[flow/design.v]
`timescale 1ns/1ps
module axi_fifo #(
    parameter WIDTH     = 32,
    parameter DEPTH     = 16,
    parameter PTR_WIDTH = 4    
)(
    input  logic             clk,
    input  logic             resetn, 
    input  logic             push,
    input  logic [WIDTH-1:0] fifo_wdata,
    input  logic             pop,
    output wire  [WIDTH-1:0] fifo_rdata,
    output wire              fifo_full,
    output wire              fifo_empty
);
logic [WIDTH-1:0]   mem [DEPTH-1:0];
logic [PTR_WIDTH:0] wptr;
logic [PTR_WIDTH:0] rptr;
wire [PTR_WIDTH:0] fill_level;
wire               wrap;
always @(posedge clk) begin
    if (push && (!fifo_full)) begin
        mem[wptr[PTR_WIDTH-1:0]] <= fifo_wdata;
    end
end
always @(posedge clk or negedge resetn) begin
    if (!resetn) begin
        wptr <= {PTR_WIDTH+1{1'b0}};
    end else if (push && (!fifo_full)) begin
        wptr <= wptr + {{(PTR_WIDTH){1'b0}}, 1'b1};
    end
end
always @(posedge clk or negedge resetn) begin
    if (!resetn) begin
        rptr <= {PTR_WIDTH+1{1'b0}};
    end else if (pop && (!fifo_empty)) begin
        rptr <= rptr + {{(PTR_WIDTH){1'b0}}, 1'b1};
    end
end
assign wrap = wptr[PTR_WIDTH] ^ rptr[PTR_WIDTH];
assign fill_level = {wrap, wptr[PTR_WIDTH-1:0]} - {1'b0, rptr[PTR_WIDTH-1:0]};
assign fifo_full = (fill_level == DEPTH);
assign fifo_empty = (fill_level == {PTR_WIDTH+1{1'b0}});
assign fifo_rdata = mem[rptr[PTR_WIDTH-1:0]];
endmodule
`timescale 1ns/1ps
module axi4_dut 
   (
    input wire ACLK,
    input wire ARESETn,
    input wire [4-1:0] MEM_AWID,
    input wire [32-1:0] MEM_AWADDR,
    input wire [8-1:0] MEM_AWLEN,
    input wire [3-1:0] MEM_AWSIZE,
    input wire [2-1:0] MEM_AWBURST,
    input wire [1-1:0] MEM_AWLOCK,
    input wire [4-1:0] MEM_AWCACHE,
    input wire [3-1:0] MEM_AWPROT,
    input wire [4-1:0] MEM_AWQOS,
    input wire MEM_AWVALID,
    output wire MEM_AWREADY,
    input wire [32-1:0] MEM_WDATA,
    input wire [(32/8)-1:0] MEM_WSTRB,
    input wire MEM_WLAST,
    input wire MEM_WVALID,
    output wire MEM_WREADY,
    output wire [4-1:0] MEM_BID,
    output wire [2-1:0] MEM_BRESP,
    output wire MEM_BVALID,
    input wire MEM_BREADY,
    input wire [4-1:0] MEM_ARID,
    input wire [32-1:0] MEM_ARADDR,
    input wire [8-1:0] MEM_ARLEN,
    input wire [3-1:0] MEM_ARSIZE,
    input wire [2-1:0] MEM_ARBURST,
    input wire [1-1:0] MEM_ARLOCK,
    input wire [4-1:0] MEM_ARCACHE,
    input wire [3-1:0] MEM_ARPROT,
    input wire [4-1:0] MEM_ARQOS,
    input wire MEM_ARVALID,
    output wire MEM_ARREADY,
    output wire [4-1:0] MEM_RID,
    output wire [32-1:0] MEM_RDATA,
    output wire [2-1:0] MEM_RRESP,
    output wire MEM_RLAST,
    output wire MEM_RVALID,
    input wire MEM_RREADY
);
reg [32-1:0] reg_bank [0:32-1];
wire	aw_push;
wire	aw_pop;
wire	w_push;
wire	w_pop;
wire	ar_push;
wire	ar_pop;
wire	r_push;
wire	r_pop;
wire	b_push;
wire	b_pop;
wire	aw_fifo_full;
wire	aw_fifo_empty;
wire	w_fifo_full;
wire	w_fifo_empty;
wire	ar_fifo_full;
wire	ar_fifo_empty;
wire	r_fifo_full;
wire	r_fifo_empty;
wire	b_fifo_full;
wire	b_fifo_empty;
wire [(32 + 8 + 3 + 2 + 4 + 3 + 1 + 4 +  4 + 7  )-1:0] aw_fifo_wdata;
wire [(32 + 8 + 3 + 2 + 4 + 3 + 1 + 4 +  4 + 7  )-1:0] aw_fifo_rdata;
wire [( 32 + 8 + 3 + 2 + 4 + 3 +1 +4 +4 + 7 )-1:0] ar_fifo_wdata;
wire [( 32 + 8 + 3 + 2 + 4 + 3 +1 +4 +4 + 7 )-1:0] ar_fifo_rdata;
wire [(1 + (32/8) + 32 )-1:0]  w_fifo_wdata;
wire [(1 + (32/8) + 32 )-1:0]  w_fifo_rdata;
wire [( 32 + 2 + 4 + 2 )-1:0]  r_fifo_rdata;
wire [(2 + 4 )-1:0]  b_fifo_wdata;
wire [(2 + 4 )-1:0]  b_fifo_rdata;
reg [( 32 + 2 + 4 + 2 )-1:0] r_fifo_wdata;
reg [2-1:0] bresp_int;  
axi_fifo #(
    .WIDTH((32 + 8 + 3 + 2 + 4 + 3 + 1 + 4 +  4 + 7  )),
    .DEPTH(16),
    .PTR_WIDTH(4)
) aw_fifo (
    .clk(ACLK),
    .resetn(ARESETn),
    .push(aw_push),
    .fifo_wdata(aw_fifo_wdata),
    .pop(aw_pop),
    .fifo_rdata(aw_fifo_rdata),
    .fifo_full(aw_fifo_full),
    .fifo_empty(aw_fifo_empty)
);
assign aw_push = MEM_AWVALID && MEM_AWREADY && !aw_fifo_full;
assign MEM_AWREADY = !aw_fifo_full;
assign aw_pop = !aw_fifo_empty && !w_fifo_empty && !b_fifo_full;
assign aw_fifo_wdata = {MEM_AWID, MEM_AWADDR, MEM_AWLEN, {{1'b0}, MEM_AWSIZE}, {{2'b00}, MEM_AWBURST}, MEM_AWCACHE, {{1'b0}, MEM_AWPROT}, {{3'b000}, MEM_AWLOCK}, MEM_AWQOS};  
axi_fifo #(
    .WIDTH((1 + (32/8) + 32 )),
    .DEPTH(16),
    .PTR_WIDTH(4)
) w_fifo (
    .clk(ACLK),
    .resetn(ARESETn),
    .push(w_push),
    .fifo_wdata(w_fifo_wdata),
    .pop(w_pop),
    .fifo_rdata(w_fifo_rdata),
    .fifo_full(w_fifo_full),
    .fifo_empty(w_fifo_empty)
);
assign w_push = MEM_WVALID && MEM_WREADY && !w_fifo_full;
assign MEM_WREADY = !w_fifo_full;
assign w_pop = !w_fifo_empty && aw_pop;
assign w_fifo_wdata = {MEM_WLAST, MEM_WSTRB, MEM_WDATA};
axi_fifo #(
    .WIDTH((2 + 4 )),
    .DEPTH(16),
    .PTR_WIDTH(4)
) b_fifo (
    .clk(ACLK),
    .resetn(ARESETn),
    .push(b_push),
    .fifo_wdata(b_fifo_wdata),
    .pop(b_pop),
    .fifo_rdata(b_fifo_rdata),
    .fifo_full(b_fifo_full),
    .fifo_empty(b_fifo_empty)
);
assign b_push = w_pop && !b_fifo_full && aw_pop;
assign b_pop = MEM_BREADY && MEM_BVALID;
assign MEM_BVALID = !b_fifo_empty;
assign MEM_BID = b_fifo_rdata[(2 + 4 )-1:(2 + 4 )-4];
assign MEM_BRESP = b_fifo_rdata[(2 + 4 )-4-1:0];
assign b_fifo_wdata = {aw_fifo_rdata[(32 + 8 + 3 + 2 + 4 + 3 + 1 + 4 +  4 + 7  )-1:(32 + 8 + 3 + 2 + 4 + 3 + 1 + 4 +  4 + 7  )-4], bresp_int};
axi_fifo #(
    .WIDTH(( 32 + 8 + 3 + 2 + 4 + 3 +1 +4 +4 + 7 )),
    .DEPTH(16),
    .PTR_WIDTH(4)
) ar_fifo (
    .clk(ACLK),
    .resetn(ARESETn),
    .push(ar_push),
    .fifo_wdata(ar_fifo_wdata),
    .pop(ar_pop),
    .fifo_rdata(ar_fifo_rdata),
    .fifo_full(ar_fifo_full),
    .fifo_empty(ar_fifo_empty)
);
assign ar_push = MEM_ARVALID && MEM_ARREADY && !ar_fifo_full;  
assign MEM_ARREADY = !ar_fifo_full;
assign ar_pop = !ar_fifo_empty && !r_fifo_full;
assign ar_fifo_wdata = {MEM_ARID, MEM_ARADDR, MEM_ARLEN, {{1'b0}, MEM_ARSIZE}, {{2'b00}, MEM_ARBURST}, MEM_ARCACHE, {{1'b0}, MEM_ARPROT}, {{3'b000}, MEM_ARLOCK}, MEM_ARQOS};
axi_fifo #(
    .WIDTH(( 32 + 2 + 4 + 2 )),
    .DEPTH(16),
    .PTR_WIDTH(4)
) r_fifo (
    .clk(ACLK),
    .resetn(ARESETn),
    .push(r_push),
    .fifo_wdata(r_fifo_wdata),
    .pop(r_pop),
    .fifo_rdata(r_fifo_rdata),
    .fifo_full(r_fifo_full),
    .fifo_empty(r_fifo_empty)
);
assign r_push = ar_pop && !r_fifo_full;
assign r_pop = MEM_RREADY && MEM_RVALID;
assign MEM_RVALID = !r_fifo_empty;
assign MEM_RID = r_fifo_rdata[( 32 + 2 + 4 + 2 )-1:2+2+32];
assign MEM_RDATA = r_fifo_rdata[32-1:0];
assign MEM_RRESP = r_fifo_rdata[2+2+32-1:32];
assign MEM_RLAST = 1'b1;
always @(posedge ACLK or negedge ARESETn) begin
    if (!ARESETn) begin
        integer i;
        for (i = 0; i < 32; i = i + 1) begin
            reg_bank[i] <= {32{1'b0}};
        end
    end else begin
        if (aw_pop && w_pop) begin
            if (aw_fifo_rdata[(32 + 8 + 3 + 2 + 4 + 3 + 1 + 4 +  4 + 7  )-5:32] >= 32'h00000000 && aw_fifo_rdata[(32 + 8 + 3 + 2 + 4 + 3 + 1 + 4 +  4 + 7  )-5:32] <= 32'h0000001F) begin
                reg_bank[aw_fifo_rdata[(32 + 8 + 3 + 2 + 4 + 3 + 1 + 4 +  4 + 7  )-5:32]] <= w_fifo_rdata[32-1:0];
            end
        end
    end
end
always @(*) begin
    bresp_int = 2'b00;
    if (aw_pop && w_pop) begin
        if (aw_fifo_rdata[(32 + 8 + 3 + 2 + 4 + 3 + 1 + 4 +  4 + 7  )-5:32] >= 32'h00000000 && aw_fifo_rdata[(32 + 8 + 3 + 2 + 4 + 3 + 1 + 4 +  4 + 7  )-5:32] <= 32'h0000001F) begin
            bresp_int = 2'b00;  
        end else begin
            bresp_int = 2'b11;  
        end
    end
end
always @(*) begin
    r_fifo_wdata = {( 32 + 2 + 4 + 2 ){1'b0}};
    if (!ARESETn) begin
        r_fifo_wdata = {( 32 + 2 + 4 + 2 ){1'b0}};
    end else begin
        if (ar_pop) begin
            if (ar_fifo_rdata[( 32 + 8 + 3 + 2 + 4 + 3 +1 +4 +4 + 7 )-5:32] >= 32'h00000000 && ar_fifo_rdata[( 32 + 8 + 3 + 2 + 4 + 3 +1 +4 +4 + 7 )-5:32] <= 32'h0000001F) begin
                r_fifo_wdata = {ar_fifo_rdata[( 32 + 8 + 3 + 2 + 4 + 3 +1 +4 +4 + 7 )-1:( 32 + 8 + 3 + 2 + 4 + 3 +1 +4 +4 + 7 )-4], {{2'b00}, 2'b00}, reg_bank[ar_fifo_rdata[( 32 + 8 + 3 + 2 + 4 + 3 +1 +4 +4 + 7 )-5:32]]};
            end else begin
                r_fifo_wdata = {ar_fifo_rdata[( 32 + 8 + 3 + 2 + 4 + 3 +1 +4 +4 + 7 )-1:( 32 + 8 + 3 + 2 + 4 + 3 +1 +4 +4 + 7 )-4], {{2'b00}, 2'b11}, {32{1'b0}}};  
            end
        end
    end
end
endmodule
[flow/run.sh]
#!/bin/bash
# the make line also repeats each setting of config.mk as NAME=value (left out here)
make -C /OpenROAD-flow-scripts/flow DESIGN_CONFIG=/design/flow/config.mk WORK_HOME=/design/flow/orfs CLKGATE_MAP_FILE= finish
[flow/config.mk]
export PLATFORM = sky130hd
export DESIGN_NAME = axi4_dut
export DESIGN_NICKNAME = axi4_dut
export VERILOG_FILES = /design/flow/design.v
export SDC_FILE = /design/flow/constraint.sdc
export NUM_CORES = 4
export LEC_CHECK = 0
export ABC_AREA = 1
export CAP_MARGIN = 20
export CORE_ASPECT_RATIO = 0.52
export CORE_MARGIN = 2
export CORE_UTILIZATION = 22
export CTS_CLUSTER_SIZE = 37
export GPL_ROUTABILITY_DRIVEN = 0
export GPL_TIMING_DRIVEN = 1
export HOLD_SLACK_MARGIN = -0.07
export MIN_ROUTING_LAYER = met1
export PLACE_DENSITY = 0.71
export SETUP_SLACK_MARGIN = 0.64
export SLEW_MARGIN = 20
export TNS_END_PERCENT = 35
[flow/constraint.sdc]
create_clock -name core_clock -period 6.04 [get_ports {ACLK}]
set_input_delay 1.2080 -clock core_clock [delete_from_list [all_inputs] [get_ports {ACLK}]]
set_output_delay 1.2080 -clock core_clock [all_outputs]
set_load 0.01 [all_outputs]
==> run_summary.xml, run 1 <==
<?xml version="1.0" encoding="UTF-8"?>
<metrics>
  <group name="pwr">
    <metric name="pwr-share-comb" unit="%">42.0</metric>
    <metric name="seq_power_share" unit="%">34.5</metric>
    <metric name="power-top-group" unit="">combinational logic</metric>
    <metric name="power.static_leakage" unit="nW">64.6</metric>
    <metric name="clockNetworkPower" unit="mW">19.5</metric>
    <metric name="worst_ir_drop_vdd" unit="mV">0.746</metric>
    <metric name="internal-power" unit="mW">44.8</metric>
    <metric name="power.density_cell_area" unit="nW/um2">502</metric>
    <metric name="power.total" unit="mW">83.1</metric>
    <metric name="p_switching" unit="mW">38.4</metric>
    <metric name="comb_cell_power" unit="mW">35.0</metric>
    <metric name="pg_seq" unit="mW">28.7</metric>
    <metric name="pwr-share-clk" unit="%">23.5</metric>
    <metric name="p_sw_share" unit="%">46.2</metric>
  </group>
  <group name="grt">
    <metric name="grt_overflow" unit="">0</metric>
    <metric name="met2_usage_grt" unit="%">17.5</metric>
    <metric name="grt-busiest-layer" unit="">met1</metric>
    <metric name="grtUsageMet1" unit="%">19.1</metric>
    <metric name="grt_pass1_wl" unit="um">663000</metric>
    <metric name="grt_start_max_net_pins" unit="">167</metric>
    <metric name="global_route.usage.total" unit="%">13.0</metric>
    <metric name="grt_pass1_vias" unit="">99200</metric>
    <metric name="globalRouteMet3Util" unit="%">5.49</metric>
    <metric name="antenna_violations_before_repair" unit="">37</metric>
  </group>
  <group name="critical_path">
    <metric name="reg2reg_slack" unit="ns">0.46</metric>
    <metric name="worst-endpoint-arrival" unit="ns">6.12</metric>
    <metric name="worstSetupEndpointType" unit="">register</metric>
    <metric name="critical_path.most_common_cell" unit="">nand2_1</metric>
    <metric name="worst-path-max-fanout" unit="">19</metric>
    <metric name="start_kind" unit="">register</metric>
    <metric name="worstPathRequired" unit="ns">6.59</metric>
    <metric name="critical_path_cell_by_cell" unit="">nor2_1, nand2_1, nand2_1, inv_1, nand2_1, inv_1, nand2_2, nor2_4, buf_4, buf_4, nand3_1, nand2_1, nor2_1, nand2_1, nor2_1, nand3_1, nand2_1, inv_1</metric>
    <metric name="crit_slowest_cell" unit="">nor2_1</metric>
    <metric name="path_class" unit="">register to register</metric>
    <metric name="crit_path_max_incr_delay" unit="ns">0.97</metric>
    <metric name="setup.worst_path.end" unit="">r_fifo.mem[15][10]$_DFFE_PP_</metric>
    <metric name="worst_r2r_path_depth" unit="">18</metric>
    <metric name="rr_endpoint" unit="">r_fifo.mem[15][10]$_DFFE_PP_</metric>
    <metric name="cp_top_family" unit="">simple AND/OR/NAND/NOR gates</metric>
    <metric name="worst_setup_sp" unit="">ar_fifo.rptr[2]$_DFFE_PN0P_</metric>
    <metric name="critical_path_buffers_and_inverters" unit="">5</metric>
    <metric name="cp_num_cells" unit="">18</metric>
    <metric name="r2r-start" unit="">ar_fifo.rptr[2]$_DFFE_PN0P_</metric>
  </group>
  <group name="sta">
    <metric name="timing.final.crit_share" unit="%">92.3</metric>
    <metric name="final-max-slew-violation-count" unit="">0</metric>
    <metric name="timing.max_slew.rel_slack" unit="%">13.9</metric>
    <metric name="timing.clock.skew" unit="ns">0.120</metric>
    <metric name="achievable-frequency" unit="GHz">0.179</metric>
    <metric name="setup-violations-final" unit="">0</metric>
    <metric name="hold_viol_final" unit="">0</metric>
    <metric name="tns" unit="ns">0</metric>
    <metric name="fin_worst_hold_slack" unit="ns">0.245</metric>
    <metric name="timing.final.crit_period" unit="ns">5.58</metric>
    <metric name="grt_setup_unrepaired" unit="">true</metric>
    <metric name="timing_worst_slew_pin_value" unit="ns">1.29</metric>
  </group>
  <group name="synth">
    <metric name="yosys_cells" unit="">13300</metric>
    <metric name="synth-edff-count" unit="">2336</metric>
    <metric name="synth.top_cells.by_area" unit="">edfxtp_1 (49%), dfrtp_1 (19%), nand2_1 (8.4%)</metric>
    <metric name="syn-mean-instance-area" unit="um2">10.7</metric>
    <metric name="synth.area.mux_share" unit="%">0.0140</metric>
    <metric name="netlist.top_cell.by_area" unit="">edfxtp_1</metric>
    <metric name="syn-cell-area" unit="um2">143000</metric>
    <metric name="share_of_async_settable_or_async_resettable_flops_after_synthesis" unit="%">31.5</metric>
    <metric name="synth.cellmix.compoundShare" unit="%">5.40</metric>
    <metric name="synth.cellmix.simpleShare" unit="%">22.2</metric>
    <metric name="synth_cell_types" unit="">50</metric>
    <metric name="synthCells" unit="">13300</metric>
    <metric name="chip_area_in_the_yosys_report" unit="um2">143000</metric>
    <metric name="yosysSeqAreaShare" unit="%">67.6</metric>
    <metric name="commonest_cells_in_the_synthesized_netlist" unit="">nand2_1 (3226), edfxtp_1 (2336), nand4_1 (1460)</metric>
    <metric name="xor_share" unit="%">0.354</metric>
    <metric name="syn_nets" unit="">13600</metric>
    <metric name="top_cell" unit="">nand2_1</metric>
    <metric name="yosysWarningCount" unit="">6</metric>
    <metric name="synth-seq-cells" unit="">3410</metric>
    <metric name="netlist_logic_family_top" unit="">simple AND/OR/NAND/NOR gates</metric>
    <metric name="post-synth-top-area-fraction" unit="%">48.9</metric>
    <metric name="synth_top_flop_cell" unit="">edfxtp_1</metric>
    <metric name="fa_ha_area_share" unit="%">0.393</metric>
  </group>
  <group name="layout">
    <metric name="num-nets-final" unit="">13300</metric>
    <metric name="layout.filler_cells" unit="">67000</metric>
    <metric name="area.growth.synth_to_final" unit="%">15.4</metric>
  </group>
  <group name="cts">
    <metric name="total_cts_buffers" unit="">286</metric>
    <metric name="cts_buffer_depth" unit="">4</metric>
    <metric name="clock-root-buffer" unit="">clkbuf_16</metric>
    <metric name="clk-insertion-delay-late" unit="ns">0.96</metric>
    <metric name="tritoncts_clock_tree" unit="">yes</metric>
    <metric name="ctsHtreeMaxLevel" unit="">5</metric>
    <metric name="clock_sink_count" unit="">3410</metric>
    <metric name="cts.clk_slew.worst_paths" unit="ns">0.07</metric>
  </group>
  <group name="routing">
    <metric name="drt-pass1-iter-count" unit="">8</metric>
    <metric name="ant_nets" unit="">0</metric>
    <metric name="routedWlPerCell" unit="um">20.7</metric>
    <metric name="viasPerCell" unit="">4.89</metric>
    <metric name="wirelength" unit="um">456000</metric>
    <metric name="remaining_drcs" unit="">0</metric>
    <metric name="dr_total_vias" unit="">108000</metric>
    <metric name="drt_iter0_drc" unit="">17300</metric>
  </group>
  <group name="worst_hold_path">
    <metric name="hold_path.class" unit="">primary input to async pin</metric>
  </group>
  <group name="floorplan">
    <metric name="design.die.area" unit="um2">659000</metric>
    <metric name="placement_rows" unit="">213</metric>
    <metric name="die.size.x" unit="um">1120</metric>
    <metric name="fp-utilization" unit="%">22.1</metric>
    <metric name="fp.dieH" unit="um">586</metric>
    <metric name="core" unit="um2">648000</metric>
    <metric name="num_io_pins" unit="">216</metric>
  </group>
  <group name="run_status">
    <metric name="status" unit="">complete, no violations</metric>
  </group>
  <group name="place">
    <metric name="place.port_buffers" unit="">159</metric>
    <metric name="dp_hpwl" unit="um">274000</metric>
  </group>
  <group name="flow_run">
    <metric name="max-cap-violations" unit="">0</metric>
    <metric name="warning_count" unit="">141</metric>
  </group>
</metrics>
-- layer usage --
layer  up-vias  share of wire [%]
li1      46900                  -
met4        20                2.5
met2      7199                 39
met1     52800                 42
met3       823                 16
met5         -               0.15
-- through the flow --
step	instance area, um2	instances	utilization (%)	setup slack [ns]
6_report	166000	22000	25.5	0.463
5_1_grt	166000	22000	25.5	0.445
2_1_floorplan	143000	13300	-	1.29
3_5_place_dp	156000	21500	24.0	0.792
3_3_place_gp	156000	21500	24.0	0.870
4_1_cts	165000	22000	25.5	0.614
-- final cells by class --
type	count	area [um2]	area share [%]
clock inverters	146	1830	1.11
multi-input cells	8554	41600	25.1
inverters	277	1080	0.655
flip-flops and latches	3410	97000	58.6
repair buffers	552	5360	3.24
clock buffers	367	7720	4.66
well taps	8707	10900	6.58
diodes	13	32.5	0.0196
-- repair_timing --
action | 4_1_cts | 5_1_grt
endpoints found under the setup margin | 9 | 448
resized | 2 | 19
pin swaps | 0 | 4
cloned | 0 | 2
setup buffers | 0 | 9
hold buffers | 0 | 0
==> run 2, diff against run 1 <==
Settings changed: ABC_AREA 1 to default, CORE_ASPECT_RATIO 0.52 to default, CORE_UTILIZATION 22 to 20, CTS_CLUSTER_SIZE 37 to default, GPL_ROUTABILITY_DRIVEN 0 to default, GPL_TIMING_DRIVEN 1 to default, HOLD_SLACK_MARGIN -0.07 to default, MIN_ROUTING_LAYER met1 to default, PLACE_DENSITY 0.71 to 0.6, SETUP_SLACK_MARGIN 0.64 to default, TNS_END_PERCENT 35 to default.
Clock period 6.04 ns to 13.9 ns, I/O delays scaled along.
==> run_summary.xml, run 2 <==
<?xml version="1.0" encoding="UTF-8"?>
<metrics>
  <group name="run_status">
    <metric name="status" unit="">complete, no violations</metric>
  </group>
  <group name="pwr">
    <metric name="internal-power" unit="mW">21.1</metric>
    <metric name="pg_seq" unit="mW">13.4</metric>
    <metric name="comb_cell_power" unit="mW">10.8</metric>
    <metric name="seq_power_share" unit="%">40.3</metric>
    <metric name="clockNetworkPower" unit="mW">9.02</metric>
    <metric name="power.density_cell_area" unit="nW/um2">210</metric>
    <metric name="worst_ir_drop_vdd" unit="mV">0.214</metric>
    <metric name="p_switching" unit="mW">12.0</metric>
    <metric name="p_sw_share" unit="%">36.3</metric>
    <metric name="power.static_leakage" unit="nW">56.1</metric>
    <metric name="power-top-group" unit="">sequential cells</metric>
    <metric name="pwr-share-clk" unit="%">27.2</metric>
    <metric name="power.total" unit="mW">33.2</metric>
    <metric name="pwr-share-comb" unit="%">32.5</metric>
  </group>
  <group name="synth">
    <metric name="netlist_logic_family_top" unit="">multiplexers</metric>
    <metric name="share_of_async_settable_or_async_resettable_flops_after_synthesis" unit="%">31.5</metric>
    <metric name="netlist.top_cell.by_area" unit="">edfxtp_1</metric>
    <metric name="synth.cellmix.compoundShare" unit="%">4.01</metric>
    <metric name="synth-edff-count" unit="">2336</metric>
    <metric name="syn-cell-area" unit="um2">134000</metric>
    <metric name="syn-mean-instance-area" unit="um2">18.5</metric>
    <metric name="synth-seq-cells" unit="">3410</metric>
    <metric name="yosys_cells" unit="">7214</metric>
    <metric name="synth.cellmix.simpleShare" unit="%">3.75</metric>
    <metric name="top_cell" unit="">edfxtp_1</metric>
    <metric name="synth.top_cells.by_area" unit="">edfxtp_1 (53%), dfrtp_1 (20%), mux4_2 (7.6%)</metric>
    <metric name="fa_ha_area_share" unit="%">0.421</metric>
    <metric name="synth_cell_types" unit="">92</metric>
    <metric name="synth_top_flop_cell" unit="">edfxtp_1</metric>
    <metric name="post-synth-top-area-fraction" unit="%">52.5</metric>
    <metric name="syn_nets" unit="">7425</metric>
    <metric name="yosysWarningCount" unit="">6</metric>
    <metric name="synthCells" unit="">7214</metric>
    <metric name="xor_share" unit="%">0.341</metric>
    <metric name="chip_area_in_the_yosys_report" unit="um2">134000</metric>
    <metric name="yosysSeqAreaShare" unit="%">72.6</metric>
    <metric name="commonest_cells_in_the_synthesized_netlist" unit="">edfxtp_1 (2336), dfrtp_1 (1074), mux2_2 (704)</metric>
    <metric name="synth.area.mux_share" unit="%">17.2</metric>
  </group>
  <group name="routing">
    <metric name="ant_nets" unit="">0</metric>
    <metric name="wirelength" unit="um">368000</metric>
    <metric name="routedWlPerCell" unit="um">22.1</metric>
    <metric name="drt-pass1-iter-count" unit="">5</metric>
    <metric name="drt_iter0_drc" unit="">7311</metric>
    <metric name="dr_total_vias" unit="">71000</metric>
    <metric name="viasPerCell" unit="">4.27</metric>
    <metric name="remaining_drcs" unit="">0</metric>
  </group>
  <group name="grt">
    <metric name="grt_pass1_wl" unit="um">524000</metric>
    <metric name="grt_overflow" unit="">0</metric>
    <metric name="antenna_violations_before_repair" unit="">55</metric>
    <metric name="grt_start_max_net_pins" unit="">164</metric>
    <metric name="grt_pass1_vias" unit="">71300</metric>
    <metric name="global_route.usage.total" unit="%">10.5</metric>
  </group>
  <group name="critical_path">
    <metric name="worst-endpoint-arrival" unit="ns">4.39</metric>
    <metric name="critical_path_buffers_and_inverters" unit="">2</metric>
    <metric name="rr_endpoint" unit="">r_fifo.mem[14][10]$_DFFE_PP_</metric>
    <metric name="critical_path_cell_by_cell" unit="">inv_1, ha_1, nor2b_1, nor3_1, a21bo_2, a22oi_1, nor2_1, nand2_1, clkdlybuf4s50_1</metric>
    <metric name="reg2reg_slack" unit="ns">7.61</metric>
    <metric name="worstSetupEndpointType" unit="">output port</metric>
    <metric name="crit_slowest_cell" unit="">dfrtp_1</metric>
    <metric name="worstPathRequired" unit="ns">11.12</metric>
    <metric name="path_class" unit="">register to output port</metric>
    <metric name="crit_path_max_incr_delay" unit="ns">1.03</metric>
    <metric name="setup.worst_path.end" unit="">MEM_BVALID</metric>
    <metric name="cp_num_cells" unit="">9</metric>
    <metric name="worst_setup_sp" unit="">b_fifo.rptr[1]$_DFFE_PN0P_</metric>
    <metric name="r2r-start" unit="">ar_fifo.rptr[0]$_DFFE_PN0P_</metric>
    <metric name="start_kind" unit="">register</metric>
    <metric name="worst_r2r_path_depth" unit="">10</metric>
    <metric name="worst-path-max-fanout" unit="">23</metric>
    <metric name="cp_top_family" unit="">simple AND/OR/NAND/NOR gates</metric>
  </group>
  <group name="sta">
    <metric name="timing.final.crit_share" unit="%">51.6</metric>
    <metric name="setup-violations-final" unit="">0</metric>
    <metric name="tns" unit="ns">0</metric>
    <metric name="timing.max_slew.rel_slack" unit="%">16.8</metric>
    <metric name="grt_setup_unrepaired" unit="">false</metric>
    <metric name="timing.clock.skew" unit="ns">0.110</metric>
    <metric name="achievable-frequency" unit="GHz">0.140</metric>
    <metric name="timing.final.crit_period" unit="ns">7.17</metric>
    <metric name="final-max-slew-violation-count" unit="">0</metric>
    <metric name="setup_slack_after_layout" unit="ns">6.73</metric>
    <metric name="hold_viol_final" unit="">0</metric>
    <metric name="timing_worst_slew_pin_value" unit="ns">1.25</metric>
  </group>
  <group name="layout">
    <metric name="area.growth.synth_to_final" unit="%">18.5</metric>
    <metric name="num-nets-final" unit="">7648</metric>
  </group>
  <group name="cts">
    <metric name="tritoncts_clock_tree" unit="">yes</metric>
    <metric name="ctsResizeCount" unit="">0</metric>
    <metric name="cts_buffer_depth" unit="">4</metric>
    <metric name="cts.clk_slew.worst_paths" unit="ns">0.06</metric>
    <metric name="cts-hold-fix-buffers" unit="">0</metric>
    <metric name="postCtsSetupBuffers" unit="">0</metric>
    <metric name="clock-root-buffer" unit="">clkbuf_16</metric>
    <metric name="ctsHtreeMaxLevel" unit="">5</metric>
    <metric name="total_cts_buffers" unit="">334</metric>
    <metric name="clk-insertion-delay-late" unit="ns">1.02</metric>
    <metric name="clock_sink_count" unit="">3410</metric>
  </group>
  <group name="flow_run">
    <metric name="max-cap-violations" unit="">0</metric>
    <metric name="warning_count" unit="">106</metric>
  </group>
  <group name="place">
    <metric name="dp_hpwl" unit="um">207000</metric>
    <metric name="place.port_buffers" unit="">159</metric>
    <metric name="dpl_worst_slack" unit="ns">6.78</metric>
    <metric name="finalWeightedCongestion" unit="">0.761</metric>
  </group>
  <group name="floorplan">
    <metric name="placement_rows" unit="">300</metric>
    <metric name="fp-utilization" unit="%">20.0</metric>
    <metric name="design.die.area" unit="um2">675000</metric>
    <metric name="die.size.x" unit="um">821</metric>
    <metric name="core" unit="um2">667000</metric>
    <metric name="fp.dieH" unit="um">821</metric>
    <metric name="num_io_pins" unit="">216</metric>
  </group>
  <group name="worst_hold_path">
    <metric name="hold_path.class" unit="">register to register</metric>
    <metric name="worst_hold_startpoint" unit="">reg_bank[24][20]$_DFFE_PN0P_</metric>
    <metric name="worst_hold_path.num_cells" unit="">1</metric>
    <metric name="holdPathEnd" unit="">reg_bank[24][20]$_DFFE_PN0P_</metric>
  </group>
</metrics>
[run 2: metrics by stage]
stage,cell area [um2],utilization (%),instances,hold WS [ns]
5_1_grt,158000,23.7,16600,0.496
2_1_floorplan,134000,-,7214,0.456
4_1_cts,158000,23.7,16600,0.486
3_3_place_gp,147000,22.1,16000,0.465
6_report,158000,23.7,16600,0.482
3_5_place_dp,147000,22.1,16000,0.473
[run 2: area by class of cell]
type	count	area [um2]
timing repair buffer	369	3340
sequential	3410	97000
clock buffer	443	9130
fill	68400	508000
clock inverter	164	1670
inverter	34	129
tap	8909	11100
antenna	17	42.5
multi-input combinational	3288	35800
[run 2: per-layer routing]
layer	part of all wire (%)	GRT usage (%)
met1	45	14.8
met2	46	16.7
met3	6.7	1.69
met4	2.7	2.68
met5	0.032	0
==> run 3, diff against run 2 <==
Settings changed: ABC_AREA from default to 0, CAP_MARGIN 20 to 15, CORE_ASPECT_RATIO from default to 0.52, CORE_UTILIZATION 20 to 65, CTS_CLUSTER_SIZE from default to 36, GPL_ROUTABILITY_DRIVEN from default to 1, GPL_TIMING_DRIVEN from default to 1, HOLD_SLACK_MARGIN from default to -0.09, MAX_ROUTING_LAYER from default to met4, MIN_ROUTING_LAYER from default to met1, PLACE_DENSITY 0.6 to default, SETUP_SLACK_MARGIN from default to 0.64, TNS_END_PERCENT from default to 35.
Clock period 13.9 ns to 4.63 ns, I/O delays scaled along.
==> run_summary.xml, run 3 <==
<?xml version="1.0" encoding="UTF-8"?>
<metrics>
  <group name="run_status">
    <metric name="status" unit="">complete, no violations</metric>
  </group>
  <group name="pwr">
    <metric name="pwr-share-clk" unit="%">23.4</metric>
    <metric name="p_switching" unit="mW">37.9</metric>
    <metric name="p_sw_share" unit="%">36.8</metric>
    <metric name="clockNetworkPower" unit="mW">24.1</metric>
    <metric name="pwr-share-comb" unit="%">37.7</metric>
    <metric name="internal-power" unit="mW">65.1</metric>
    <metric name="comb_cell_power" unit="mW">38.9</metric>
    <metric name="power-top-group" unit="">sequential cells</metric>
    <metric name="power.static_leakage" unit="nW">58.2</metric>
    <metric name="seq_power_share" unit="%">38.8</metric>
    <metric name="pg_seq" unit="mW">40.0</metric>
    <metric name="power.density_cell_area" unit="nW/um2">665</metric>
    <metric name="worst_ir_drop_vdd" unit="mV">0.650</metric>
  </group>
  <group name="floorplan">
    <metric name="core" unit="um2">203000</metric>
    <metric name="placement_rows" unit="">119</metric>
    <metric name="fp.dieH" unit="um">331</metric>
    <metric name="num_io_pins" unit="">216</metric>
    <metric name="design.die.area" unit="um2">209000</metric>
    <metric name="die.size.x" unit="um">633</metric>
    <metric name="fp-utilization" unit="%">65.7</metric>
  </group>
  <group name="critical_path">
    <metric name="path_class" unit="">register to register</metric>
    <metric name="worst_r2r_path_depth" unit="">12</metric>
    <metric name="cp_num_cells" unit="">12</metric>
    <metric name="start_kind" unit="">register</metric>
    <metric name="rr_endpoint" unit="">r_fifo.mem[5][31]$_DFFE_PP_</metric>
    <metric name="worst-path-max-fanout" unit="">16</metric>
    <metric name="worstPathRequired" unit="ns">5.22</metric>
    <metric name="worstSetupEndpointType" unit="">register</metric>
    <metric name="r2r-start" unit="">ar_fifo.rptr[0]$_DFFE_PN0P_</metric>
    <metric name="worst-endpoint-arrival" unit="ns">4.71</metric>
    <metric name="crit_path_max_incr_delay" unit="ns">0.63</metric>
    <metric name="setup.worst_path.end" unit="">r_fifo.mem[5][31]$_DFFE_PP_</metric>
    <metric name="reg2reg_slack" unit="ns">0.50</metric>
    <metric name="crit_slowest_cell" unit="">and2_1</metric>
    <metric name="worst_setup_sp" unit="">ar_fifo.rptr[0]$_DFFE_PN0P_</metric>
    <metric name="critical_path.most_common_cell" unit="">buf_4</metric>
    <metric name="critical_path_cell_by_cell" unit="">buf_6, buf_4, mux2i_1, a22o_1, buf_4, o2111ai_4, and2_1, nor2_1, a2111o_1, nor4_1, a311oi_2, buf_4</metric>
    <metric name="cp_top_family" unit="">AND-OR/OR-AND gates</metric>
    <metric name="critical_path_buffers_and_inverters" unit="">4</metric>
  </group>
  <group name="routing">
    <metric name="remaining_drcs" unit="">0</metric>
    <metric name="routedWlPerCell" unit="um">35.2</metric>
    <metric name="ant_nets" unit="">0</metric>
    <metric name="viasPerCell" unit="">7.10</metric>
    <metric name="drt-pass1-iter-count" unit="">8</metric>
    <metric name="dr_total_vias" unit="">76100</metric>
    <metric name="wirelength" unit="um">377000</metric>
    <metric name="drt_iter0_drc" unit="">11200</metric>
  </group>
  <group name="synth">
    <metric name="yosysSeqAreaShare" unit="%">72.6</metric>
    <metric name="yosysWarningCount" unit="">6</metric>
    <metric name="top_cell" unit="">edfxtp_1</metric>
    <metric name="synth.cellmix.simpleShare" unit="%">3.75</metric>
    <metric name="netlist_logic_family_top" unit="">multiplexers</metric>
    <metric name="synth_top_flop_cell" unit="">edfxtp_1</metric>
    <metric name="synth.cellmix.compoundShare" unit="%">4.01</metric>
    <metric name="syn-cell-area" unit="um2">134000</metric>
    <metric name="synth.area.mux_share" unit="%">17.2</metric>
    <metric name="xor_share" unit="%">0.341</metric>
    <metric name="synth-edff-count" unit="">2336</metric>
    <metric name="synth_cell_types" unit="">92</metric>
    <metric name="synthCells" unit="">7214</metric>
    <metric name="syn_nets" unit="">7425</metric>
    <metric name="synth-seq-cells" unit="">3410</metric>
    <metric name="share_of_async_settable_or_async_resettable_flops_after_synthesis" unit="%">31.5</metric>
    <metric name="netlist.top_cell.by_area" unit="">edfxtp_1</metric>
    <metric name="syn-mean-instance-area" unit="um2">18.5</metric>
    <metric name="post-synth-top-area-fraction" unit="%">52.5</metric>
    <metric name="synth.top_cells.by_area" unit="">edfxtp_1 (53%), dfrtp_1 (20%), mux4_2 (7.6%)</metric>
    <metric name="chip_area_in_the_yosys_report" unit="um2">134000</metric>
    <metric name="fa_ha_area_share" unit="%">0.421</metric>
    <metric name="commonest_cells_in_the_synthesized_netlist" unit="">edfxtp_1 (2336), dfrtp_1 (1074), mux2_2 (704)</metric>
    <metric name="yosys_cells" unit="">7214</metric>
  </group>
  <group name="grt">
    <metric name="grt_overflow" unit="">0</metric>
    <metric name="grt_start_max_net_pins" unit="">166</metric>
    <metric name="grt_pass1_vias" unit="">74000</metric>
    <metric name="grt_pass1_wl" unit="um">534000</metric>
    <metric name="antenna_violations_before_repair" unit="">16</metric>
    <metric name="global_route.usage.total" unit="%">37.3</metric>
  </group>
  <group name="place">
    <metric name="dp_hpwl" unit="um">228000</metric>
    <metric name="place.port_buffers" unit="">159</metric>
    <metric name="finalWeightedCongestion" unit="">0.930</metric>
    <metric name="detailed_place.area" unit="um2">143000</metric>
    <metric name="post-place-cells" unit="">10000</metric>
  </group>
  <group name="sta">
    <metric name="setup-violations-final" unit="">0</metric>
    <metric name="hold_viol_final" unit="">0</metric>
    <metric name="final-max-slew-violation-count" unit="">0</metric>
    <metric name="timing_worst_slew_pin_value" unit="ns">1.18</metric>
    <metric name="achievable-frequency" unit="GHz">0.242</metric>
    <metric name="grt_setup_unrepaired" unit="">true</metric>
    <metric name="tns" unit="ns">0</metric>
    <metric name="timing.max_slew.rel_slack" unit="%">21.1</metric>
    <metric name="timing.final.crit_share" unit="%">89.1</metric>
    <metric name="timing.clock.skew" unit="ns">0.0534</metric>
    <metric name="timing.final.crit_period" unit="ns">4.13</metric>
  </group>
  <group name="cts">
    <metric name="cts.clk_slew.worst_paths" unit="ns">0.07</metric>
    <metric name="cts_buffer_depth" unit="">4</metric>
    <metric name="clock_sink_count" unit="">3410</metric>
    <metric name="clk-insertion-delay-late" unit="ns">0.89</metric>
    <metric name="ctsHtreeMaxLevel" unit="">5</metric>
    <metric name="tritoncts_clock_tree" unit="">yes</metric>
    <metric name="clock-root-buffer" unit="">clkbuf_16</metric>
    <metric name="total_cts_buffers" unit="">293</metric>
  </group>
  <group name="layout">
    <metric name="num-nets-final" unit="">7964</metric>
    <metric name="layout.filler_cells" unit="">11400</metric>
    <metric name="fin_area" unit="um2">155000</metric>
    <metric name="layoutNonFillerInstCount" unit="">10700</metric>
    <metric name="flop_area" unit="um2">97100</metric>
    <metric name="area.growth.synth_to_final" unit="%">15.9</metric>
    <metric name="layout.area.comb" unit="um2">36500</metric>
  </group>
  <group name="worst_hold_path">
    <metric name="hold_path.class" unit="">primary input to async pin</metric>
  </group>
  <group name="flow_run">
    <metric name="max-cap-violations" unit="">0</metric>
    <metric name="warning_count" unit="">120</metric>
  </group>
</metrics>
[run 3: through the flow]
| step | util, % | power (mW) | worst slack [ns] | hold WS, ns |
|---|---|---|---|---|
| after global placement | 70.3 | 74.1 | 0.0673 | 0.465 |
| after CTS | 75.7 | 101 | 0.466 | 0.0309 |
| after detailed placement | 70.3 | 75.1 | 0.0596 | 0.473 |
| after global routing | 76.2 | 106 | 0.463 | 0.0465 |
| after floorplan | - | 58.6 | 0.629 | 0.456 |
| final | 76.2 | 103 | 0.503 | 0.0273 |
[run 3: routing by layer]
metal | global-route usage (%) | share of wire, %
met5 | - | 0
met4 | 6.94 | 1.8
met3 | 13.8 | 15
met2 | 46.7 | 40
met1 | 58.8 | 43
[run 3: layout make-up]
class	instances	share of cell area, %
Multi-Input combinational cell	3288	23.6
Sequential cell	3410	62.7
Timing Repair Buffer	726	5.52
Antenna cell	20	0.0323
Tap cell	2722	2.20
Clock inverter	119	0.595
Inverter	34	0.0977
Clock buffer	399	5.32
[run 3: timing repair]
item,CTS,global route
gates cloned,10,8
pin swaps,15,25
gates resized,280,111
buffers inserted,93,28
hold buffers,0,0
endpoints found under the setup margin,2606,1590
==> run 4, diff against run 3 <==
Settings changed: ABC_AREA 0 to 1, CAP_MARGIN 15 to 20, CORE_ASPECT_RATIO 0.52 to default, CORE_UTILIZATION 65 to 69, CTS_CLUSTER_SIZE 36 to 99, GPL_ROUTABILITY_DRIVEN 1 to default, GPL_TIMING_DRIVEN 1 to default, HOLD_SLACK_MARGIN -0.09 to default, MAX_ROUTING_LAYER met4 to default, MIN_ROUTING_LAYER met1 to default, PLACE_DENSITY from default to 0.37, SETUP_SLACK_MARGIN 0.64 to default, TNS_END_PERCENT 35 to 10.
Clock period 4.63 ns to 7.56 ns, I/O delays scaled along.
==> run_summary.xml, run 4 <==
<?xml version="1.0" encoding="UTF-8"?>
<metrics>
  <group name="run_status">
    <metric name="status" unit="">complete, no violations</metric>
  </group>
  <group name="sta">
    <metric name="grt_setup_unrepaired" unit="">false</metric>
    <metric name="timing.final.crit_share" unit="%">78.7</metric>
    <metric name="fin_worst_hold_slack" unit="ns">0.468</metric>
    <metric name="timing_worst_slew_pin_value" unit="ns">1.16</metric>
    <metric name="tns" unit="ns">0</metric>
    <metric name="timing.max_slew.rel_slack" unit="%">22.6</metric>
    <metric name="timing.clock.skew" unit="ns">0.0600</metric>
    <metric name="final-max-slew-violation-count" unit="">0</metric>
    <metric name="setup-violations-final" unit="">0</metric>
    <metric name="hold_viol_final" unit="">0</metric>
    <metric name="achievable-frequency" unit="GHz">0.168</metric>
    <metric name="timing.final.crit_period" unit="ns">5.95</metric>
  </group>
  <group name="routing">
    <metric name="drt-pass1-iter-count" unit="">9</metric>
    <metric name="remaining_drcs" unit="">0</metric>
    <metric name="ant_nets" unit="">0</metric>
    <metric name="routedWlPerCell" unit="um">25.3</metric>
    <metric name="wirelength" unit="um">406000</metric>
    <metric name="drt_iter0_drc" unit="">15400</metric>
    <metric name="viasPerCell" unit="">6.66</metric>
    <metric name="dr_total_vias" unit="">107000</metric>
  </group>
  <group name="worst_hold_path">
    <metric name="holdPathEnd" unit="">reg_bank[20][27]$_DFFE_PN0P_</metric>
    <metric name="worst_hold_startpoint" unit="">reg_bank[20][27]$_DFFE_PN0P_</metric>
    <metric name="hold_path.class" unit="">register to register</metric>
    <metric name="worst_hold_path.num_cells" unit="">2</metric>
  </group>
  <group name="critical_path">
    <metric name="worst_r2r_path_depth" unit="">19</metric>
    <metric name="r2r-start" unit="">ar_fifo.rptr[0]$_DFFE_PN0P_</metric>
    <metric name="worst-endpoint-arrival" unit="ns">6.62</metric>
    <metric name="critical_path_buffers_and_inverters" unit="">4</metric>
    <metric name="crit_path_max_incr_delay" unit="ns">0.91</metric>
    <metric name="worst_setup_sp" unit="">ar_fifo.rptr[0]$_DFFE_PN0P_</metric>
    <metric name="cp_top_family" unit="">simple AND/OR/NAND/NOR gates</metric>
    <metric name="cp_num_cells" unit="">19</metric>
    <metric name="setup.worst_path.end" unit="">r_fifo.mem[15][4]$_DFFE_PP_</metric>
    <metric name="start_kind" unit="">register</metric>
    <metric name="reg2reg_slack" unit="ns">1.61</metric>
    <metric name="worstSetupEndpointType" unit="">register</metric>
    <metric name="critical_path.most_common_cell" unit="">nand2_1</metric>
    <metric name="worst-path-max-fanout" unit="">33</metric>
    <metric name="worstPathRequired" unit="ns">8.23</metric>
    <metric name="critical_path_cell_by_cell" unit="">inv_2, buf_4, nand2_1, nand3_1, nand2_1, nand2_1, nand2_1, nor2_1, nand2_1, nor2_4, buf_4, nand3_1, nand2_1, nor2_1, nand2_1, nor2_1, nand3_1, nand2_1, inv_1</metric>
    <metric name="rr_endpoint" unit="">r_fifo.mem[15][4]$_DFFE_PP_</metric>
    <metric name="path_class" unit="">register to register</metric>
    <metric name="crit_slowest_cell" unit="">nor2_4</metric>
  </group>
  <group name="grt">
    <metric name="globalRouteMet3Util" unit="%">7.90</metric>
    <metric name="grt_overflow" unit="">0</metric>
    <metric name="grt_start_max_net_pins" unit="">177</metric>
    <metric name="global_route.usage.total" unit="%">38.0</metric>
    <metric name="antenna_violations_before_repair" unit="">13</metric>
    <metric name="grt-busiest-layer" unit="">met2</metric>
    <metric name="grt_pass1_vias" unit="">102000</metric>
    <metric name="met2_usage_grt" unit="%">58.4</metric>
    <metric name="grt_pass1_wl" unit="um">611000</metric>
    <metric name="grtUsageMet1" unit="%">51.9</metric>
  </group>
  <group name="synth">
    <metric name="synth.cellmix.compoundShare" unit="%">5.40</metric>
    <metric name="synth_cell_types" unit="">50</metric>
    <metric name="share_of_async_settable_or_async_resettable_flops_after_synthesis" unit="%">31.5</metric>
    <metric name="post-synth-top-area-fraction" unit="%">48.9</metric>
    <metric name="synth.area.mux_share" unit="%">0.0140</metric>
    <metric name="fa_ha_area_share" unit="%">0.393</metric>
    <metric name="synth.cellmix.simpleShare" unit="%">22.2</metric>
    <metric name="yosysSeqAreaShare" unit="%">67.6</metric>
    <metric name="syn-cell-area" unit="um2">143000</metric>
    <metric name="top_cell" unit="">nand2_1</metric>
    <metric name="netlist_logic_family_top" unit="">simple AND/OR/NAND/NOR gates</metric>
    <metric name="netlist.top_cell.by_area" unit="">edfxtp_1</metric>
    <metric name="synth-edff-count" unit="">2336</metric>
    <metric name="synthCells" unit="">13300</metric>
    <metric name="xor_share" unit="%">0.354</metric>
    <metric name="commonest_cells_in_the_synthesized_netlist" unit="">nand2_1 (3226), edfxtp_1 (2336), nand4_1 (1460)</metric>
    <metric name="synth_top_flop_cell" unit="">edfxtp_1</metric>
    <metric name="chip_area_in_the_yosys_report" unit="um2">143000</metric>
    <metric name="yosys_cells" unit="">13300</metric>
    <metric name="yosysWarningCount" unit="">6</metric>
    <metric name="synth-seq-cells" unit="">3410</metric>
    <metric name="syn-mean-instance-area" unit="um2">10.7</metric>
    <metric name="syn_nets" unit="">13600</metric>
    <metric name="synth.top_cells.by_area" unit="">edfxtp_1 (49%), dfrtp_1 (19%), nand2_1 (8.4%)</metric>
  </group>
  <group name="place">
    <metric name="place.port_buffers" unit="">159</metric>
    <metric name="dp_hpwl" unit="um">224000</metric>
    <metric name="finalWeightedCongestion" unit="">0.900</metric>
  </group>
  <group name="cts">
    <metric name="ctsResizeCount" unit="">0</metric>
    <metric name="cts.clk_slew.worst_paths" unit="ns">0.06</metric>
    <metric name="clock-root-buffer" unit="">clkbuf_16</metric>
    <metric name="tritoncts_clock_tree" unit="">yes</metric>
    <metric name="clock_sink_count" unit="">3410</metric>
    <metric name="cts_buffer_depth" unit="">4</metric>
    <metric name="ctsHtreeMaxLevel" unit="">5</metric>
    <metric name="postCtsSetupBuffers" unit="">0</metric>
    <metric name="cts-hold-fix-buffers" unit="">0</metric>
    <metric name="total_cts_buffers" unit="">350</metric>
    <metric name="clk-insertion-delay-late" unit="ns">0.97</metric>
  </group>
  <group name="layout">
    <metric name="flop_area" unit="um2">97000</metric>
    <metric name="area.growth.synth_to_final" unit="%">10.5</metric>
    <metric name="num-nets-final" unit="">13300</metric>
    <metric name="layout.filler_cells" unit="">13200</metric>
    <metric name="layout.area.comb" unit="um2">41600</metric>
  </group>
  <group name="floorplan">
    <metric name="placement_rows" unit="">167</metric>
    <metric name="num_io_pins" unit="">216</metric>
    <metric name="core" unit="um2">207000</metric>
    <metric name="fp-utilization" unit="%">69.3</metric>
    <metric name="fp.dieH" unit="um">460</metric>
    <metric name="design.die.area" unit="um2">212000</metric>
    <metric name="die.size.x" unit="um">460</metric>
  </group>
  <group name="pwr">
    <metric name="worst_ir_drop_vdd" unit="mV">0.859</metric>
    <metric name="p_switching" unit="mW">28.6</metric>
    <metric name="comb_cell_power" unit="mW">25.6</metric>
    <metric name="clockNetworkPower" unit="mW">16.7</metric>
    <metric name="internal-power" unit="mW">36.7</metric>
    <metric name="p_sw_share" unit="%">43.8</metric>
    <metric name="seq_power_share" unit="%">35.3</metric>
    <metric name="power.static_leakage" unit="nW">64.9</metric>
    <metric name="pg_seq" unit="mW">23.0</metric>
    <metric name="power.total" unit="mW">65.3</metric>
    <metric name="power.density_cell_area" unit="nW/um2">412</metric>
    <metric name="pwr-share-comb" unit="%">39.2</metric>
    <metric name="power-top-group" unit="">combinational logic</metric>
    <metric name="pwr-share-clk" unit="%">25.5</metric>
  </group>
  <group name="flow_run">
    <metric name="warning_count" unit="">159</metric>
    <metric name="max-cap-violations" unit="">0</metric>
  </group>
</metrics>
-- run 4: final cells by class --
| cell class | instances | share of cell area (%) |
|---|---|---|
| Antenna cell | 3 | 0.00473 |
| Inverter | 277 | 0.674 |
| Tap cell | 2704 | 2.13 |
| Clock buffer | 466 | 6.09 |
| Multi-Input combinational cell | 8553 | 26.2 |
| Timing Repair Buffer | 470 | 2.85 |
| Sequential cell | 3410 | 61.2 |
| Clock inverter | 147 | 0.823 |
-- run 4: metal layers --
layer  share of wire, %  up-vias
li1                   -    46900
met4                5.6       24
met3                 11     1182
met2                 46     6454
met1                 37    52200
met5              0.063        -
-- run 4: metrics by stage --
stage	cells	setup WS, ns	instance area, um2	utilization (%)
final	16000	1.61	159000	76.6
after global routing	16000	1.37	159000	76.6
after CTS	16000	1.61	158000	76.5
after detailed placement	15400	1.96	147000	71.2
after global placement	15400	2.01	147000	71.1
after floorplan	13300	2.81	143000	-
==> run 5, diff against run 4 <==
Settings changed: ABC_AREA 1 to 0, CORE_ASPECT_RATIO from default to 0.52, CORE_UTILIZATION 69 to 65, CTS_CLUSTER_SIZE 99 to 36, GPL_ROUTABILITY_DRIVEN from default to 1, GPL_TIMING_DRIVEN from default to 1, HOLD_SLACK_MARGIN from default to -0.07, MAX_ROUTING_LAYER from default to met4, MIN_ROUTING_LAYER from default to met1, PLACE_DENSITY 0.37 to default, SETUP_SLACK_MARGIN from default to 0.48, TNS_END_PERCENT 10 to 35.
Clock period 7.56 ns to 3.83 ns, I/O delays scaled along.
==> run_summary.xml, run 5 <==
<?xml version="1.0" encoding="UTF-8"?>
<metrics>
  <group name="run_status">
    <metric name="status" unit="">finished with violations</metric>
    <metric name="so.violations" unit="">negative setup slack</metric>
  </group>
  <group name="critical_path">
    <metric name="worstSetupEndpointType" unit="">register</metric>
    <metric name="crit_path_max_incr_delay" unit="ns">0.54</metric>
    <metric name="critical_path_cell_by_cell" unit="">buf_12, mux4_2, mux2_4, buf_6, mux2i_4, buf_12, buf_4, mux2i_1, o2bb2ai_1, a221oi_2, and4_1, a311oi_4, buf_12</metric>
    <metric name="worst-endpoint-arrival" unit="ns">4.66</metric>
    <metric name="worst_r2r_path_depth" unit="">13</metric>
    <metric name="reg2reg_slack" unit="ns">-0.22</metric>
    <metric name="critical_path.most_common_cell" unit="">buf_12</metric>
    <metric name="worst_setup_sp" unit="">ar_fifo.rptr[0]$_DFFE_PN0P_</metric>
    <metric name="path_class" unit="">register to register</metric>
    <metric name="start_kind" unit="">register</metric>
    <metric name="cp_top_family" unit="">multiplexers</metric>
    <metric name="setup.worst_path.end" unit="">r_fifo.mem[14][24]$_DFFE_PP_</metric>
    <metric name="worstPathRequired" unit="ns">4.44</metric>
    <metric name="r2r-start" unit="">ar_fifo.rptr[0]$_DFFE_PN0P_</metric>
    <metric name="worst-path-max-fanout" unit="">16</metric>
    <metric name="crit_slowest_cell" unit="">mux4_2</metric>
    <metric name="rr_endpoint" unit="">r_fifo.mem[14][24]$_DFFE_PP_</metric>
    <metric name="critical_path_buffers_and_inverters" unit="">5</metric>
    <metric name="cp_num_cells" unit="">13</metric>
  </group>
  <group name="sta">
    <metric name="grt_setup_unrepaired" unit="">true</metric>
    <metric name="timing.final.crit_period" unit="ns">4.05</metric>
    <metric name="setup_slack_after_layout" unit="ns">-0.223</metric>
    <metric name="timing.clock.skew" unit="ns">0.0593</metric>
    <metric name="final-max-slew-violation-count" unit="">0</metric>
    <metric name="timing.final.crit_share" unit="%">106</metric>
    <metric name="fin_worst_hold_slack" unit="ns">0.487</metric>
    <metric name="hold_viol_final" unit="">0</metric>
    <metric name="timing_worst_slew_pin_value" unit="ns">1.14</metric>
    <metric name="timing.max_slew.rel_slack" unit="%">23.8</metric>
    <metric name="setup-violations-final" unit="">861</metric>
    <metric name="achievable-frequency" unit="GHz">0.247</metric>
  </group>
  <group name="worst_hold_path">
    <metric name="hold_path.class" unit="">primary input to async pin</metric>
  </group>
  <group name="cts">
    <metric name="clk-insertion-delay-late" unit="ns">0.88</metric>
    <metric name="cts.clk_slew.worst_paths" unit="ns">0.07</metric>
    <metric name="clock-root-buffer" unit="">clkbuf_16</metric>
    <metric name="ctsHtreeMaxLevel" unit="">5</metric>
    <metric name="tritoncts_clock_tree" unit="">yes</metric>
    <metric name="clock_sink_count" unit="">3410</metric>
    <metric name="total_cts_buffers" unit="">292</metric>
    <metric name="cts_buffer_depth" unit="">4</metric>
  </group>
  <group name="synth">
    <metric name="synth.top_cells.by_area" unit="">edfxtp_1 (53%), dfrtp_1 (20%), mux4_2 (7.6%)</metric>
    <metric name="synth_top_flop_cell" unit="">edfxtp_1</metric>
    <metric name="synth.area.mux_share" unit="%">17.2</metric>
    <metric name="fa_ha_area_share" unit="%">0.421</metric>
    <metric name="synth.cellmix.simpleShare" unit="%">3.75</metric>
    <metric name="synth-seq-cells" unit="">3410</metric>
    <metric name="synth.cellmix.compoundShare" unit="%">4.01</metric>
    <metric name="share_of_async_settable_or_async_resettable_flops_after_synthesis" unit="%">31.5</metric>
    <metric name="syn-mean-instance-area" unit="um2">18.5</metric>
    <metric name="netlist_logic_family_top" unit="">multiplexers</metric>
    <metric name="syn_nets" unit="">7425</metric>
    <metric name="yosysSeqAreaShare" unit="%">72.6</metric>
    <metric name="syn-cell-area" unit="um2">134000</metric>
    <metric name="yosysWarningCount" unit="">6</metric>
    <metric name="commonest_cells_in_the_synthesized_netlist" unit="">edfxtp_1 (2336), dfrtp_1 (1074), mux2_2 (704)</metric>
    <metric name="yosys_cells" unit="">7214</metric>
    <metric name="synth_cell_types" unit="">92</metric>
    <metric name="post-synth-top-area-fraction" unit="%">52.5</metric>
    <metric name="chip_area_in_the_yosys_report" unit="um2">134000</metric>
    <metric name="synth-edff-count" unit="">2336</metric>
    <metric name="netlist.top_cell.by_area" unit="">edfxtp_1</metric>
    <metric name="synthCells" unit="">7214</metric>
    <metric name="top_cell" unit="">edfxtp_1</metric>
    <metric name="xor_share" unit="%">0.341</metric>
  </group>
  <group name="flow_run">
    <metric name="max-cap-violations" unit="">0</metric>
    <metric name="warning_count" unit="">117</metric>
  </group>
  <group name="pwr">
    <metric name="pwr-share-clk" unit="%">22.3</metric>
    <metric name="power.static_leakage" unit="nW">60.9</metric>
    <metric name="clockNetworkPower" unit="mW">29.2</metric>
    <metric name="internal-power" unit="mW">82.8</metric>
    <metric name="p_switching" unit="mW">48.4</metric>
    <metric name="power.total" unit="mW">131</metric>
    <metric name="pwr-share-comb" unit="%">40.8</metric>
    <metric name="p_sw_share" unit="%">36.9</metric>
    <metric name="comb_cell_power" unit="mW">53.5</metric>
    <metric name="power.density_cell_area" unit="nW/um2">819</metric>
    <metric name="worst_ir_drop_vdd" unit="mV">0.742</metric>
    <metric name="power-top-group" unit="">combinational logic</metric>
    <metric name="seq_power_share" unit="%">36.9</metric>
    <metric name="pg_seq" unit="mW">48.4</metric>
  </group>
  <group name="routing">
    <metric name="remaining_drcs" unit="">0</metric>
    <metric name="wirelength" unit="um">402000</metric>
    <metric name="routedWlPerCell" unit="um">36.1</metric>
    <metric name="dr_total_vias" unit="">79500</metric>
    <metric name="ant_nets" unit="">0</metric>
    <metric name="viasPerCell" unit="">7.13</metric>
    <metric name="drt_iter0_drc" unit="">13100</metric>
    <metric name="drt-pass1-iter-count" unit="">6</metric>
  </group>
  <group name="floorplan">
    <metric name="placement_rows" unit="">119</metric>
    <metric name="core" unit="um2">203000</metric>
    <metric name="fp-utilization" unit="%">65.7</metric>
    <metric name="num_io_pins" unit="">216</metric>
    <metric name="design.die.area" unit="um2">209000</metric>
    <metric name="die.size.x" unit="um">633</metric>
    <metric name="fp.dieH" unit="um">331</metric>
  </group>
  <group name="layout">
    <metric name="num-nets-final" unit="">8391</metric>
    <metric name="layout.area.comb" unit="um2">37500</metric>
    <metric name="area.growth.synth_to_final" unit="%">19.8</metric>
    <metric name="flop_area" unit="um2">97100</metric>
    <metric name="fin_area" unit="um2">160000</metric>
    <metric name="final_core_util" unit="%">78.7</metric>
    <metric name="layout.filler_cells" unit="">10800</metric>
  </group>
  <group name="grt">
    <metric name="grt_pass1_wl" unit="um">567000</metric>
    <metric name="grt_pass1_vias" unit="">77400</metric>
    <metric name="grt_overflow" unit="">0</metric>
    <metric name="grt_start_max_net_pins" unit="">181</metric>
    <metric name="antenna_violations_before_repair" unit="">25</metric>
    <metric name="global_route.usage.total" unit="%">39.8</metric>
  </group>
  <group name="place">
    <metric name="finalWeightedCongestion" unit="">0.983</metric>
    <metric name="dp_hpwl" unit="um">254000</metric>
    <metric name="place.port_buffers" unit="">159</metric>
    <metric name="detailed_place.area" unit="um2">148000</metric>
  </group>
</metrics>
==> run 5: cell type report <==
class	instances	area share, %
Clock buffer	407	5.08
Inverter	34	0.0953
Sequential cell	3410	60.6
Multi-Input combinational cell	3293	23.4
Timing Repair Buffer	1149	8.06
Clock inverter	109	0.599
Tap cell	2722	2.13
Antenna cell	16	0.0250
==> run 5: per-stage QoR <==
step                TNS [ns]  setup slack (ns)  instances
global placement     -162.64            -0.778      10500
detailed placement   -207.36            -0.834      10500
CTS                   -28.10            -0.115      11100
floorplan                  0             0.146       7214
global route          -93.98            -0.216      11100
finish                -62.79            -0.223      11100
==> run 5: repair_timing <==
item / in CTS / in global routing
gates cloned: 14 / 5
endpoints found under the setup margin: 2832 / 2541
gates resized: 347 / 117
pin swaps: 42 / 28
endpoints found under the hold margin: 30 / 0
buffers inserted: 65 / 15
hold buffers: 1 / 0
==> run 5: per-layer routing <==
layer / vias to the layer above / wire, um / global-route usage (%)
met5: - / 0 / -
met2: 5812 / 163000 / 50.2
met1: 42000 / 167000 / 62.1
met4: 0 / 7700 / 7.46
li1: 31100 / - / -
met3: 574 / 64200 / 14.8
==> run 6, diff against run 5 <==
Settings changed: CAP_MARGIN 20 to 40, CORE_ASPECT_RATIO 0.52 to 0.87, CORE_UTILIZATION 65 to 72, CTS_CLUSTER_DIAMETER from default to 191, CTS_CLUSTER_SIZE 36 to 17, GPL_ROUTABILITY_DRIVEN 1 to 0, MAX_ROUTING_LAYER met4 to default, PLACE_DENSITY from default to 0.4, SETUP_SLACK_MARGIN 0.48 to -0.01, TNS_END_PERCENT 35 to 95.
Clock period 3.83 ns to 3.87 ns, I/O delays scaled along.
==> run_summary.xml, run 6 <==
<?xml version="1.0" encoding="UTF-8"?>
<metrics>
  <group name="worst_hold_path">
    <metric name="worst_hold_startpoint" unit="">reg_bank[3][11]$_DFFE_PN0P_</metric>
    <metric name="worst_hold_path.num_cells" unit="">1</metric>
  </group>
  <group name="floorplan">
    <metric name="fp.dieH" unit="um">406</metric>
    <metric name="fp-utilization" unit="%">72.4</metric>
    <metric name="die.size.x" unit="um">466</metric>
    <metric name="core" unit="um2">184000</metric>
    <metric name="design.die.area" unit="um2">189000</metric>
  </group>
  <group name="routing">
    <metric name="wirelength" unit="um">382000</metric>
    <metric name="drt_iter0_drc" unit="">12500</metric>
    <metric name="routedWlPerCell" unit="um">36.5</metric>
    <metric name="viasPerCell" unit="">7.44</metric>
  </group>
  <group name="sta">
    <metric name="setup_slack_after_layout" unit="ns">-0.207</metric>
    <metric name="grt_setup_unrepaired" unit="">true</metric>
    <metric name="timing.final.crit_period" unit="ns">4.08</metric>
    <metric name="setup-violations-final" unit="">593</metric>
    <metric name="tns" unit="ns">-63.49</metric>
    <metric name="timing.max_slew.rel_slack" unit="%">31.1</metric>
    <metric name="final-max-slew-violation-count" unit="">0</metric>
    <metric name="timing.clock.skew" unit="ns">0.0486</metric>
    <metric name="timing_worst_slew_pin_value" unit="ns">1.03</metric>
  </group>
  <group name="cts">
    <metric name="cts_buffer_depth" unit="">3</metric>
    <metric name="clock-root-buffer" unit="">clkbuf_16</metric>
    <metric name="cts.clk_slew.worst_paths" unit="ns">0.08</metric>
    <metric name="clk-insertion-delay-late" unit="ns">0.91</metric>
  </group>
  <group name="synth">
    <metric name="fa_ha_area_share" unit="%">0.421</metric>
    <metric name="syn-cell-area" unit="um2">134000</metric>
    <metric name="syn-mean-instance-area" unit="um2">18.5</metric>
    <metric name="netlist_logic_family_top" unit="">multiplexers</metric>
    <metric name="syn_nets" unit="">7425</metric>
    <metric name="synth-edff-count" unit="">2336</metric>
    <metric name="yosysSeqAreaShare" unit="%">72.6</metric>
    <metric name="synth.cellmix.simpleShare" unit="%">3.75</metric>
    <metric name="netlist.top_cell.by_area" unit="">edfxtp_1</metric>
    <metric name="synth.area.mux_share" unit="%">17.2</metric>
    <metric name="yosysWarningCount" unit="">6</metric>
    <metric name="commonest_cells_in_the_synthesized_netlist" unit="">edfxtp_1 (2336), dfrtp_1 (1074), mux2_2 (704)</metric>
    <metric name="synth_cell_types" unit="">92</metric>
    <metric name="chip_area_in_the_yosys_report" unit="um2">134000</metric>
  </group>
  <group name="grt">
    <metric name="grtUsageMet1" unit="%">56.1</metric>
    <metric name="grt-busiest-layer" unit="">met2</metric>
    <metric name="grt_start_max_net_pins" unit="">165</metric>
    <metric name="antenna_violations_before_repair" unit="">6</metric>
    <metric name="globalRouteMet3Util" unit="%">8.53</metric>
    <metric name="met2_usage_grt" unit="%">63.1</metric>
    <metric name="global_route.usage.total" unit="%">39.8</metric>
  </group>
  <group name="run_status">
    <metric name="status" unit="">finished with violations</metric>
    <metric name="so.violations" unit="">negative setup slack</metric>
  </group>
  <group name="pwr">
    <metric name="pwr-share-comb" unit="%">41.1</metric>
    <metric name="pg_seq" unit="mW">47.9</metric>
    <metric name="comb_cell_power" unit="mW">49.5</metric>
    <metric name="internal-power" unit="mW">75.7</metric>
    <metric name="clockNetworkPower" unit="mW">22.9</metric>
    <metric name="worst_ir_drop_vdd" unit="mV">0.724</metric>
    <metric name="seq_power_share" unit="%">39.9</metric>
  </group>
  <group name="critical_path">
    <metric name="rr_endpoint" unit="">r_fifo.mem[13][2]$_DFFE_PP_</metric>
    <metric name="critical_path_cell_by_cell" unit="">nor4_1, nand4_1, a21oi_1, buf_4, a31oi_4, a2111oi_4, o32a_4, nand3_2, buf_12, buf_4, a311oi_4, buf_6, clkbuf_4</metric>
    <metric name="r2r-start" unit="">ar_fifo.mem[7][61]$_DFFE_PP_</metric>
    <metric name="crit_slowest_cell" unit="">nor4_1</metric>
    <metric name="worstSetupEndpointType" unit="">register</metric>
    <metric name="worst_r2r_path_depth" unit="">13</metric>
    <metric name="worst_setup_sp" unit="">ar_fifo.mem[7][61]$_DFFE_PP_</metric>
    <metric name="cp_num_cells" unit="">13</metric>
    <metric name="crit_path_max_incr_delay" unit="ns">0.61</metric>
    <metric name="cp_top_family" unit="">AND-OR/OR-AND gates</metric>
  </group>
  <group name="flow_run">
    <metric name="max-cap-violations" unit="">0</metric>
    <metric name="warning_count" unit="">116</metric>
  </group>
  <group name="layout">
    <metric name="flop_area" unit="um2">97100</metric>
    <metric name="final_core_util" unit="%">84.0</metric>
    <metric name="layout.area.comb" unit="um2">37100</metric>
    <metric name="num-nets-final" unit="">8066</metric>
  </group>
  <group name="place">
    <metric name="dp_hpwl" unit="um">210000</metric>
  </group>
</metrics>
run 6: final cells by class:
cell class | count | share of cell area, %
clock inverter | 15 | 0.185
antenna | 3 | 0.00485
sequential | 3410 | 62.6
timing repair buffer | 902 | 7.31
clock buffer | 351 | 3.86
tap | 2458 | 1.99
inverter | 34 | 0.0896
multi-input combinational | 3289 | 23.9
run 6: layer usage:
| layer | up-vias | part of all wire (%) |
|---|---|---|
| li1 | 30200 | - |
| met1 | 40500 | 36 |
| met2 | 6032 | 48 |
| met3 | 1050 | 12 |
| met4 | 8 | 4.3 |
| met5 | - | 0.015 |
run 6: timing repair:
action                                 in CTS  in global routing
cloned                                     15                  6
endpoints found under the hold margin      32                  0
setup buffers                              85                 11
pin swaps                                  32                 28
gates resized                             315                163
hold buffers                                1                  0
setup endpoints to repair                1601                837
run 6: metrics by stage:
step                instances  worst slack (ns)  total power [mW]
floorplan                7214            -0.125              70.2
global placement         9951            -0.543              90.8
detailed placement       9965            -0.511              92.2
CTS                     10400            -0.200               117
global route            10500            -0.282               123
finish                  10500            -0.207               120
Power is estimated from default activity; no workload was simulated.
